==> 11-08 <==
==> flow/design.v <==
module EX (
    input clk,
    input rst_n,
    input en,
    input stage_ID_EX__EX_regwrite,
    input stage_ID_EX__EX_memtoreg,
    input stage_ID_EX__EX_memread,
    input stage_ID_EX__EX_memwrite,
    input stage_ID_EX__EX_alusrc,
    input [1:0] stage_ID_EX__EX_aluop,
    input stage_ID_EX__EX_regdst,
    input stage_ID_EX__EX_sys_en,
    input [31:0]stage_ID_EX__EX_rs_data,
    input [31:0]stage_ID_EX__EX_rt_data,
    input [4:0]stage_ID_EX__EX_rs_id,
    input [4:0]stage_ID_EX__EX_rt_id,
    input [4:0]stage_ID_EX__EX_rd_id,
    input [31:0]stage_ID_EX__EX_sign_ext,
    input [2:0]stage_ID_EX__EX_funct3,
    input sys__EX_done,
    output reg stage_EX_MEM__MEM_regwrite,
    output reg stage_EX_MEM__MEM_memtoreg,
    output reg stage_EX_MEM__MEM_memread,
    output reg stage_EX_MEM__MEM_memwrite,
    output reg [31:0] stage_EX_MEM__MEM_alures,
    output reg [31:0] stage_EX_MEM__MEM_store_data,
    output reg [4:0]  stage_EX_MEM__MEM_rd_id,
    output EX__HDUbr_regwrite,
    output EX__HDU_memread,
    output [4:0] EX__HDU_HDUbr_rd_id,
    output reg  EX_stall_for_sys,
    input  FU__EX_rs_wb,
    input  FU__EX_rs_mem,
    input  FU__EX_rt_wb,
    input  FU__EX_rt_mem,
    input [31:0]  WB__EX_for_help,
    input [31:0]  MEM__EX_for_help
);
localparam S0 = 0;  
localparam S1 = 1;  
wire [31:0] FMP1_out_rs;
wire [31:0] FMP1_out_rt;
wire [31:0] FMP2_out_rs;
wire [31:0] FMP2_out_rt;
wire [31:0] alu_in_rs;
wire [31:0] alu_in_rt;
reg  [31:0] alu_res;
assign FMP1_out_rs = (FU__EX_rs_wb)?WB__EX_for_help:stage_ID_EX__EX_rs_data;
assign FMP1_out_rt = (FU__EX_rt_wb)?WB__EX_for_help:stage_ID_EX__EX_rt_data;
assign FMP2_out_rs = (FU__EX_rs_mem)?MEM__EX_for_help:FMP1_out_rs;
assign FMP2_out_rt = (FU__EX_rt_mem)?MEM__EX_for_help:FMP1_out_rt;
assign alu_in_rs = FMP2_out_rs;
assign alu_in_rt = (stage_ID_EX__EX_alusrc)?stage_ID_EX__EX_sign_ext:FMP2_out_rt;
always@* begin
    case ({stage_ID_EX__EX_aluop,stage_ID_EX__EX_funct3})
        5'b00000: alu_res = alu_in_rs+alu_in_rt;
        5'b01000: alu_res = alu_in_rs+alu_in_rt;
        5'b10000: alu_res = alu_in_rs-alu_in_rt;
        5'b01001: alu_res = alu_in_rs<<alu_in_rt[4:0];
        5'b01101: alu_res = alu_in_rs>>alu_in_rt[4:0];
        5'b10101: alu_res = $signed(alu_in_rs)>>>alu_in_rt[4:0];
        5'b01100: alu_res = alu_in_rs^alu_in_rt;
        5'b01110: alu_res = alu_in_rs|alu_in_rt;
        5'b01111: alu_res = alu_in_rs&alu_in_rt;
        default: alu_res = 32'b0;   
    endcase
end
reg curr_state , next_state;
always@(posedge clk) begin
    if (!rst_n) begin
        curr_state <= 0;
    end
    else begin
        curr_state <= next_state;
    end
end
always@* begin
    next_state = curr_state;
    EX_stall_for_sys = 0;
    case(curr_state) 
        S0: begin
                if (stage_ID_EX__EX_sys_en) begin
                    next_state = S1;
                    EX_stall_for_sys = 1;
                end
        end
        S1: begin
                if(!sys__EX_done)
                    EX_stall_for_sys = 1;
                else begin
                    EX_stall_for_sys = 0;
                    next_state = S0;
                end
        end
    endcase
end
always@(posedge clk) begin
    if(!rst_n) begin
        stage_EX_MEM__MEM_regwrite <= 0;
        stage_EX_MEM__MEM_memtoreg <= 0;
        stage_EX_MEM__MEM_memread <= 0;
        stage_EX_MEM__MEM_memwrite <= 0;
        stage_EX_MEM__MEM_alures <= 0;
        stage_EX_MEM__MEM_store_data <= 0;
        stage_EX_MEM__MEM_rd_id <= 0;
    end
    else begin
        if(en) begin
            stage_EX_MEM__MEM_regwrite <= EX_stall_for_sys?0:stage_ID_EX__EX_regwrite;
            stage_EX_MEM__MEM_memtoreg <= EX_stall_for_sys?0:stage_ID_EX__EX_memtoreg;
            stage_EX_MEM__MEM_memread  <= EX_stall_for_sys?0:stage_ID_EX__EX_memread;
            stage_EX_MEM__MEM_memwrite <= EX_stall_for_sys?0:stage_ID_EX__EX_memwrite;
            stage_EX_MEM__MEM_alures   <= alu_res;
            stage_EX_MEM__MEM_store_data <= FMP2_out_rt;
            stage_EX_MEM__MEM_rd_id      <= stage_ID_EX__EX_regdst?stage_ID_EX__EX_rd_id:stage_ID_EX__EX_rt_id; 
        end
    end
end
assign EX__HDU_HDUbr_rd_id = stage_ID_EX__EX_regdst?stage_ID_EX__EX_rd_id:stage_ID_EX__EX_rt_id;
assign EX__HDU_memread = stage_ID_EX__EX_memread;
assign EX__HDUbr_regwrite = stage_ID_EX__EX_regwrite;
endmodule
==> flow/run.sh <==
#!/bin/bash
# the make line also repeats each setting of config.mk as NAME=value (left out here)
make -C /OpenROAD-flow-scripts/flow DESIGN_CONFIG=/design/flow/config.mk WORK_HOME=/design/flow/orfs CLKGATE_MAP_FILE= finish
==> flow/config.mk <==
export PLATFORM = sky130hd
export DESIGN_NAME = EX
export DESIGN_NICKNAME = EX
export VERILOG_FILES = /design/flow/design.v
export SDC_FILE = /design/flow/constraint.sdc
export NUM_CORES = 4
export LEC_CHECK = 0
export ABC_AREA = 0
export CAP_MARGIN = 20
export CELL_PAD_IN_SITES_GLOBAL_PLACEMENT = 1
export CORE_ASPECT_RATIO = 1.83
export CORE_MARGIN = 3
export CORE_UTILIZATION = 40
export CTS_CLUSTER_DIAMETER = 270
export GPL_TIMING_DRIVEN = 0
export HOLD_SLACK_MARGIN = 0.22
export MAX_ROUTING_LAYER = met4
export PLACE_DENSITY = 0.45
export SETUP_SLACK_MARGIN = 0.21
export SLEW_MARGIN = 35
==> flow/constraint.sdc <==
create_clock -name core_clock -period 3.76 [get_ports {clk}]
set_input_delay 0.7520 -clock core_clock [delete_from_list [all_inputs] [get_ports {clk}]]
set_output_delay 0.7520 -clock core_clock [all_outputs]
set_load 0.01 [all_outputs]
==> 01-25: changes against 11-08 <==
==> flow/config.mk (replaced) <==
export PLATFORM = sky130hd
export DESIGN_NAME = EX
export DESIGN_NICKNAME = EX
export VERILOG_FILES = /design/flow/design.v
export SDC_FILE = /design/flow/constraint.sdc
export NUM_CORES = 4
export LEC_CHECK = 0
export CAP_MARGIN = 0
export CELL_PAD_IN_SITES_GLOBAL_PLACEMENT = 1
export CORE_ASPECT_RATIO = 0.5
export CORE_MARGIN = 3
export CORE_UTILIZATION = 45
export CTS_CLUSTER_DIAMETER = 292
export CTS_CLUSTER_SIZE = 52
export GPL_TIMING_DRIVEN = 1
export MAX_ROUTING_LAYER = met5
export PLACE_DENSITY = 0.47
export SETUP_SLACK_MARGIN = -0.52
export SLEW_MARGIN = 20
export TNS_END_PERCENT = 5
==> flow/constraint.sdc (replaced) <==
create_clock -name core_clock -period 6.44 [get_ports {clk}]
set_input_delay 1.2880 -clock core_clock [delete_from_list [all_inputs] [get_ports {clk}]]
set_output_delay 1.2880 -clock core_clock [all_outputs]
set_load 0.01 [all_outputs]
==> qor summary <==
Power of the sequential group: 11-08 0.838 mW; 01-25 0.489 mW
Combinational share of cell area: 11-08 0.6227; 01-25 0.6414
Port bufs: 11-08 266; 01-25 270
Worst ir drop on vdd: 11-08 0.0002625 V; 01-25 0.0001440 V
Final TNS setup: 11-08 -24,760 ps; 01-25 0 ps
Clk Latency, worst-skew pair: 11-08 380 ps; 01-25 370 ps
Result of the run: 11-08 finished with violations; 01-25 timing/DRC/antenna clean
Violated checks: 11-08 negative setup slack; 01-25 -
Pwr Density: 11-08 289.5 nW/µm²; 01-25 165.1 nW/µm²
All-layer global routing usage: 11-08 0.4737; 01-25 0.4215
Fraction of met1 tracks used by global routing: 11-08 0.4493; 01-25 0.5660
Vias post-DR: 11-08 17,410; 01-25 16,250
Longest individual stage delay on the worst path: 11-08 410 ps; 01-25 580 ps
Highest metal layer with signal wires: 11-08 met4; 01-25 met5
Fraction of met3 tracks used by global routing: 11-08 0.1062; 01-25 0.1554
Post-Route Hold Slack: 11-08 468.8 ps; 01-25 476.8 ps
Final critical-path share of the clock period: 11-08 1.330; 01-25 0.9376
Power figures rest on the tool's default switching activity, not on a simulated workload.
